== job 1927 ==
Design Temple, start of the top module:
module Temple #(
    parameter ADDR_WIDTH = 16,
    parameter DATA_WIDTH = 16
) (
    input                   clk,
    rst,
    output [ADDR_WIDTH-1:0] addr,
    input  [          15:0] rd_data,
    output [          15:0] wr_data,
    output                  en
);
Size in the first run: ~1500 cells after synthesis, about 560 flip-flops.
clock: 5.54 ns
lec_check: 0
cap_margin: 20
core_margin: 2
core_utilization: 43
place_density: 0.6
slew_margin: 20
run.sh (not shown) runs the stock make flow with config.mk's settings and CLKGATE_MAP_FILE=.
Every stage of the flow completed for job 1927, and the final layout passed the timing, DRC and antenna checks.
--- input diff job 1927..job 6110 ---
-- flow/config.mk --
<<< job 1927, line 10
export CORE_UTILIZATION = 43
>>> job 6110, line 10
export CORE_UTILIZATION = 70
export CTS_CLUSTER_SIZE = 15
<<< job 1927, line 12
>>> job 6110, line 13
export SETUP_SLACK_MARGIN = 0.4
==> flow/constraint.sdc <==
create_clock -name core_clock -period 3.08 [get_ports {clk}]
set_input_delay 0.6160 -clock core_clock [delete_from_list [all_inputs] [get_ports {clk}]]
set_output_delay 0.6160 -clock core_clock [all_outputs]
set_load 0.01 [all_outputs]
--- outcome ---
Status(job 6110) = ERROR, stage = global routing
Job 1927: all stages complete, timing, DRC and antenna checks passed
As far as sequential fraction of the synthesis area is concerned, job 6110 and job 1927 perform about the same.
On number of sinks handled by clock tree synthesis, job 1927 and job 6110 are neck and neck.
Die area (job 6110 over job 1927): decrease, 22000 um^2
Job 1927 → job 6110: post-placement cell count saw a decrease, number of placement rows saw a decrease, count of buffers added by post-CTS timing repair for setup saw an increase.
#### Input delta (job 9250 over job 6110)
-- flow/config.mk --
<<< job 6110, line 10
export CORE_UTILIZATION = 70
export CTS_CLUSTER_SIZE = 15
export PLACE_DENSITY = 0.6
export SETUP_SLACK_MARGIN = 0.4
>>> job 9250, line 10
export CORE_UTILIZATION = 59
==> flow/constraint.sdc <==
create_clock -name core_clock -period 4.75 [get_ports {clk}]
set_input_delay 0.9500 -clock core_clock [delete_from_list [all_inputs] [get_ports {clk}]]
set_output_delay 0.9500 -clock core_clock [all_outputs]
set_load 0.01 [all_outputs]
==> results <==
Job 9250: all stages complete, timing, DRC and antenna checks passed
In job 9250, post-placement worst setup slack is higher than in job 6110.
Any difference in number of top-level pins between job 6110 and job 9250 is small enough to ignore.
Relative to job 6110, die area increased by about 18% in job 9250.
Min final weighted congestion in routability-driven placement across job 9250 and job 6110: job 9250
Re AND-OR/OR-AND share of the synthesized area: no difference whatsoever between job 6110 and job 9250.
What job 6060 does differently from job 9250 at the input level:
-- flow/config.mk --
<<< job 9250, line 10
export CORE_UTILIZATION = 59
>>> job 6060, line 10
export CORE_UTILIZATION = 40
export PLACE_DENSITY = 0.6
==> flow/constraint.sdc <==
create_clock -name core_clock -period 7.0 [get_ports {clk}]
set_input_delay 1.4000 -clock core_clock [delete_from_list [all_inputs] [get_ports {clk}]]
set_output_delay 1.4000 -clock core_clock [all_outputs]
set_load 0.01 [all_outputs]
### Flow results
Between job 9250 and job 6060, the difference in final cell area excluding filler cells is negligible.
When job 6060 is measured against job 9250, its core region area turns out 48% higher.
Wire length of the first global-routing pass (lower): job 6060
In the flow results for job 9250 and job 6060, the post-layout period usage of the worst path is smaller on job 6060.
Looking at global-route usage over all layers, job 6060 sits below job 9250.
Going from job 9250 to job 6060, net switching share of the total power climbed 0.33 points, routed wire length dropped 570 um, power consumption dropped about 33%.
Measured against job 6060, the count of clock-net buffers in the final layout of job 9250 comes out at 1.09 times the reference value.
Higher initial antenna violation count was reported by job 6060, not job 9250.
Floorplan die height, job 9250 and job 6060: smaller value in job 9250
Setup changes, job 6060 to job 2141
-- flow/config.mk --
<<< job 6060, line 10
export CORE_UTILIZATION = 40
export PLACE_DENSITY = 0.6
>>> job 2141, line 10
export CORE_UTILIZATION = 63
==> flow/constraint.sdc <==
create_clock -name core_clock -period 3.17 [get_ports {clk}]
set_input_delay 0.6340 -clock core_clock [delete_from_list [all_inputs] [get_ports {clk}]]
set_output_delay 0.6340 -clock core_clock [all_outputs]
set_load 0.01 [all_outputs]
## What came out
Job 2141 vs job 6060 — combinational share of cell area dropped 0.91 points. Job 2141 — count of inserted antenna diode cells 2 higher, job 6060 as reference. Job 2141 vs. job 6060: internal power of the cells saw an increase, post-layout instance count excluding filler cells saw a decrease, combined global-route utilization of all metal layers saw an increase, part of the total power dissipated in the clock network saw an increase. Job 2141 vs job 6060 — via count normalized by instance count rose 0.72. Job 2141 gives more worst-case vdd ir drop than job 6060 did.


The RTL this note starts from:
==> flow/design.v <==
`timescale 1ns / 1ns
`timescale 1ns / 1ns
module alu #(
    parameter DATA_WIDTH = 16
) (
    input [DATA_WIDTH-1:0] data_in1,
    data_in2,
    input [1:0] op,
    output reg [DATA_WIDTH-1:0] data_out,
    output [2:0] flag
);
  reg carry;
  wire zero, neg;
  wire [16:0] data_in1_add, data_in2_add;
  assign data_in1_add = data_in1;
  assign data_in2_add = data_in2;
  always @(*) begin
    case (op)
      2'b00: {carry, data_out} = {1'b0, ~(data_in1 | data_in2)};
      2'b01: {carry, data_out} = data_in1_add + data_in2_add;
      2'b10: {carry, data_out} = {1'b0, data_in1};
      2'b11: {carry, data_out} = {1'b0, (data_in2 >> 1)};
    endcase
  end
  assign zero = ~(|data_out);
  assign neg  = data_out[DATA_WIDTH-1];
  assign flag = {zero, neg, carry};
endmodule
`timescale 1ns / 1ns
module register #(
    parameter N = 16
) (
    input clk,
    rst,
    en,
    input [N-1:0] data_in,
    output reg [N-1:0] data_out
);
  always @(posedge clk, negedge rst) begin
    if (!rst) begin
      data_out <= 0;
    end else begin
      if (en) begin
        data_out <= data_in;
      end
    end
  end
endmodule
`timescale 1ns / 1ns
module registerfile #(
    parameter N = 16,
    M = 5
) (
    input clk,
    en,
    input [N-1:0] wr_data,
    input [M-1:0] addr,
    output [N-1:0] rd_data
);
  reg [N-1:0] mem[(2**M)-1:0];
  assign rd_data = (addr == 29) ? 0 : ( (addr == 30) ? 16'h1 : ( (addr == 31) ? 16'hffff : mem[addr]));
  always @(posedge clk) begin
    if (en) begin
      mem[addr] <= wr_data;
    end
  end
endmodule
`timescale 1ns / 1ns
 `timescale 1ns / 1ns
module state (
    input            clk,
    rst,
    input      [2:0] op,
    output reg [3:0] state,
    input      [2:0] flag
);
  reg [3:0] nextstate;
  reg       br;
  always @(*) begin
    case (state)
      4'b0000: begin
        if (op == 3'b000) begin
          nextstate = 4'b0001;
        end else if (op == 3'b001) begin
          nextstate = 4'b0010;
        end else if (op == 3'b010) begin
          nextstate = 4'b0011;
        end else if (op == 3'b011) begin
          nextstate = 4'b1010;
        end else if (op == 3'b100) begin
          nextstate = 4'b0100;
        end else if (op == 3'b101) begin
          nextstate = 4'b0101;
        end else if (op == 3'b110) begin
          nextstate = 4'b1000;
        end else nextstate = 4'b0111;
      end
      4'b0001: begin
        nextstate = 4'b1010;
      end
      4'b0010: nextstate = 4'b1010;
      4'b0011: nextstate = 4'b1010;
      4'b0100: nextstate = 4'b1010;
      4'b0101: nextstate = 4'b0110;
      4'b0110: nextstate = 4'b1010;
      4'b0111: nextstate = 4'b1010;
      4'b1000:
      if (br) nextstate = 4'b1001;
      else nextstate = 4'b1010;
      4'b1001: nextstate = 4'b0000;
      4'b1010: nextstate = 4'b0000;
      default: nextstate = 4'b0000;
    endcase   
  end
  always @(posedge clk, negedge rst) begin
    if (!rst) begin
      state <= 4'b0000;
    end else begin
      state <= nextstate;
    end
  end
  always @(*) begin
    case (op)
      3'h0: br = 0;
      3'h1: br = flag[0];
      3'h2: br = flag[1];
      3'h3: br = flag[1] | flag[0];
      3'h4: br = flag[2];
      3'h5: br = flag[2] | flag[0];
      3'h6: br = flag[2] | flag[1];
      3'h7: br = 1;
      default: br = 0;
    endcase   
  end   
endmodule   
`timescale 1ns / 1ns
 `timescale 1ns / 1ns
module decode (
    input [2:0] op,
    input [3:0] state,
    output reg [13:0] dec
);
  always @(*) begin
    case (state)
      4'b0000: begin
        if (op == 3'b110) begin
          dec = 14'b1_1_x_x_xx_xx_1_0_0_1_0_0;
        end else if (op == 3'b101) begin
          dec = 14'b1_1_x_x_xx_xx_1_0_0_0_0_0;
        end else if (op == 3'b011) begin
          dec = 14'bx_1_0_x_1x_xx_0_0_1_0_0_0;
        end else begin
          dec = 14'bx_1_x_x_xx_xx_0_0_0_1_0_0;
        end
      end
      4'b0001: dec = 14'bx_1_x_1_xx_00_0_1_0_0_1_0;
      4'b0010: dec = 14'bx_1_x_1_xx_01_0_1_0_0_1_0;
      4'b0011: dec = 14'bx_0_x_0_1x_xx_0_1_0_0_0_0;
      4'b0100: dec = 14'bx_0_x_x_xx_xx_0_0_0_0_0_1;
      4'b0101: dec = 14'b1_1_x_0_00_xx_1_1_0_0_0_0;
      4'b0110: dec = 14'b1_1_x_0_01_xx_0_1_0_0_0_0;
      4'b1000: dec = 14'bx_1_1_x_xx_xx_0_0_1_0_0_0;
      4'b1001: dec = 14'b0_1_x_x_xx_xx_1_0_0_0_0_0;
      4'b0111: dec = 14'bx_1_x_1_xx_11_0_1_0_0_1_0;
      4'b1011: dec = 14'bx_1_0_x_xx_xx_0_0_0_0_0_1;
      4'b1010: dec = 14'b1_1_x_x_xx_xx_1_0_0_0_0_0;
      default: dec = 14'b0;
    endcase
  end
endmodule
`timescale 1ns / 1ns
module Temple #(
    parameter ADDR_WIDTH = 16,
    parameter DATA_WIDTH = 16
) (
    input                   clk,
    rst,
    output [ADDR_WIDTH-1:0] addr,
    input  [          15:0] rd_data,
    output [          15:0] wr_data,
    output                  en
);
  wire [15:0] pc_sel_data, acc_sel_data, reg_sel_data, imm_sel_data;
  wire [15:0] pc_out, add_out, acc_out;
  wire [15:0] regfile_out, rf_out, alu_out;
  wire [2:0] flag_out, alu_flag;
  wire pc_sel, acc_sel, reg_sel, addr_sel;
  wire pc_en, acc_en, regfile_en, flag_en, rf_en;
  wire [1:0] imm_sel, alu_op;
  wire [ 2:0] op;
  wire [ 3:0] state;
  wire [13:0] dec;
  wire [ 4:0] regfile_addr;
  wire [ 7:0] half_imm_data;
  assign {pc_sel,addr_sel,reg_sel,acc_sel,imm_sel[1:0],alu_op[1:0],pc_en,acc_en,regfile_en,rf_en,flag_en,en} = dec;
  state statemachine (
      .clk(clk),
      .rst(rst),
      .op(op),
      .state(state),
      .flag(flag_out)
  );
  decode decode (
      .op(op),
      .state(state),
      .dec(dec)
  );
  register PC (
      .clk(clk),
      .rst(rst),
      .en(pc_en),
      .data_in(pc_sel_data),
      .data_out(pc_out)
  );
  register Acc (
      .clk(clk),
      .rst(rst),
      .en(acc_en),
      .data_in(acc_sel_data),
      .data_out(acc_out)
  );
  register #(
      .N(3)
  ) flag (
      .clk(clk),
      .rst(rst),
      .en(flag_en),
      .data_in(alu_flag),
      .data_out(flag_out)
  );
  register regi (
      .clk(clk),
      .rst(rst),
      .en(rf_en),
      .data_in(regfile_out),
      .data_out(rf_out)
  );
  alu alu (
      .data_in1(rf_out),
      .data_in2(acc_out),
      .op(alu_op),
      .data_out(alu_out),
      .flag(alu_flag)
  );
  registerfile regfile (
      .clk(clk),
      .en(regfile_en),
      .wr_data(reg_sel_data),
      .rd_data(regfile_out),
      .addr(regfile_addr)
  );
  assign pc_sel_data = (pc_sel) ? add_out : rf_out;
  assign add_out = pc_out + 16'h1;
  assign acc_sel_data = (acc_sel) ? alu_out : imm_sel_data;
  assign reg_sel_data = (reg_sel) ? add_out : acc_out;
  assign addr = addr_sel ? {pc_out[15:1], 1'b0} : {rf_out[15:1], 1'b0};
  assign wr_data = acc_out;
  assign op = (pc_out[0]) ? rd_data[15:13] : rd_data[7:5];
  assign regfile_addr = (pc_out[0]) ? rd_data[12:8] : rd_data[4:0];
  assign half_imm_data = (pc_out[0]) ? rd_data[15:8] : rd_data[7:0];
  assign imm_sel_data = (imm_sel[1]) ? rd_data[15:0] : ( (imm_sel[0]) ? {half_imm_data, acc_out[7:0]} : {acc_out[15:8], half_imm_data});
endmodule   
make LEC_CHECK=0 CAP_MARGIN=20 CORE_MARGIN=2 CORE_UTILIZATION=68 CTS_CLUSTER_SIZE=24 SETUP_SLACK_MARGIN=0.49 SLEW_MARGIN=20 finish   # period 3.17 ns
The baseline passed the timing, DRC and antenna checks.
==> next run, changes <==
--- a/flow/config.mk
+++ b/flow/config.mk
@@ -8,6 +8,6 @@
 export CAP_MARGIN = 20
 export CORE_MARGIN = 2
-export CORE_UTILIZATION = 68
-export CTS_CLUSTER_SIZE = 24
+export CORE_UTILIZATION = 70
+export CTS_CLUSTER_SIZE = 15
 export SETUP_SLACK_MARGIN = 0.49
 export SLEW_MARGIN = 20
Outcome:
- Now the flow ended with an error in global routing (GRT-0232)
- die area came out lower by 2.8%
- synthesized cell count is unchanged
- synthesized area stays the same
==> next run, changes <==
--- a/flow/config.mk
+++ b/flow/config.mk
@@ -8,6 +8,5 @@
 export CAP_MARGIN = 20
 export CORE_MARGIN = 2
-export CORE_UTILIZATION = 70
-export CTS_CLUSTER_SIZE = 15
-export SETUP_SLACK_MARGIN = 0.49
+export CORE_UTILIZATION = 68
+export CTS_CLUSTER_SIZE = 36
 export SLEW_MARGIN = 20
==> flow/constraint.sdc (replaced) <==
create_clock -name core_clock -period 5.78 [get_ports {clk}]
set_input_delay 1.1560 -clock core_clock [delete_from_list [all_inputs] [get_ports {clk}]]
set_output_delay 1.1560 -clock core_clock [all_outputs]
set_load 0.01 [all_outputs]
This time the run completed with no timing, DRC or antenna violations.
Die area rose by a few percent.
Synthesized cell count does not change.
Area after synthesis is unchanged.
==> next run, changes <==
--- a/flow/config.mk
+++ b/flow/config.mk
@@ -8,5 +8,5 @@
 export CAP_MARGIN = 20
 export CORE_MARGIN = 2
-export CORE_UTILIZATION = 68
-export CTS_CLUSTER_SIZE = 36
+export CORE_UTILIZATION = 40
+export PLACE_DENSITY = 0.6
 export SLEW_MARGIN = 20
==> flow/constraint.sdc (replaced) <==
create_clock -name core_clock -period 5.54 [get_ports {clk}]
set_input_delay 1.1080 -clock core_clock [delete_from_list [all_inputs] [get_ports {clk}]]
set_output_delay 1.1080 -clock core_clock [all_outputs]
set_load 0.01 [all_outputs]
Synthesized area is unchanged.
Synthesized cell count does not change.
Cell count went up by about a fifth.
Sequential power increases by a few percent.
Total power rises by a few percent.
Register-to-register slack gets better by 430 ps.
Clock power climbs by roughly a tenth.
==> next run, changes <==
--- a/flow/config.mk
+++ b/flow/config.mk
@@ -9,4 +9,6 @@
 export CORE_MARGIN = 2
 export CORE_UTILIZATION = 40
+export GPL_TIMING_DRIVEN = 0
+export MIN_ROUTING_LAYER = met2
 export PLACE_DENSITY = 0.6
 export SLEW_MARGIN = 20
==> flow/constraint.sdc (replaced) <==
create_clock -name core_clock -period 7.0 [get_ports {clk}]
set_input_delay 1.4000 -clock core_clock [delete_from_list [all_inputs] [get_ports {clk}]]
set_output_delay 1.4000 -clock core_clock [all_outputs]
set_load 0.01 [all_outputs]
=>
- The changed run went through all stages and came out clean
- cell area rises by 3.8%
- worst hold slack loses 18 ps
- clock skew rises by 28 ps
- clock power falls by 16%
- die size does not change
- non-clock buffer count rises by 61
- combinational power falls by about 3%
- total power falls by 14%
==> next run, changes <==
--- a/flow/config.mk
+++ b/flow/config.mk
@@ -8,7 +8,6 @@
 export CAP_MARGIN = 20
 export CORE_MARGIN = 2
-export CORE_UTILIZATION = 40
-export GPL_TIMING_DRIVEN = 0
-export MIN_ROUTING_LAYER = met2
-export PLACE_DENSITY = 0.6
+export CORE_UTILIZATION = 72
+export CTS_CLUSTER_SIZE = 36
+export PLACE_DENSITY = 0.82
 export SLEW_MARGIN = 20
==> flow/constraint.sdc (replaced) <==
create_clock -name core_clock -period 5.59 [get_ports {clk}]
set_input_delay 1.1180 -clock core_clock [delete_from_list [all_inputs] [get_ports {clk}]]
set_output_delay 1.1180 -clock core_clock [all_outputs]
set_load 0.01 [all_outputs]
Result: Hold slack is better by 32 ps; power climbs by about a fifth; setup slack is worse by 1400 ps; first-iteration DRC count drops by about a fifth; wire length climbs by a few percent; via count drops by about a fifth; sequential share of layout area climbs by 3.5 points; combinational power climbs by a little under a tenth; design area drops by a few percent.
Power is estimated from default activity; no workload was simulated.
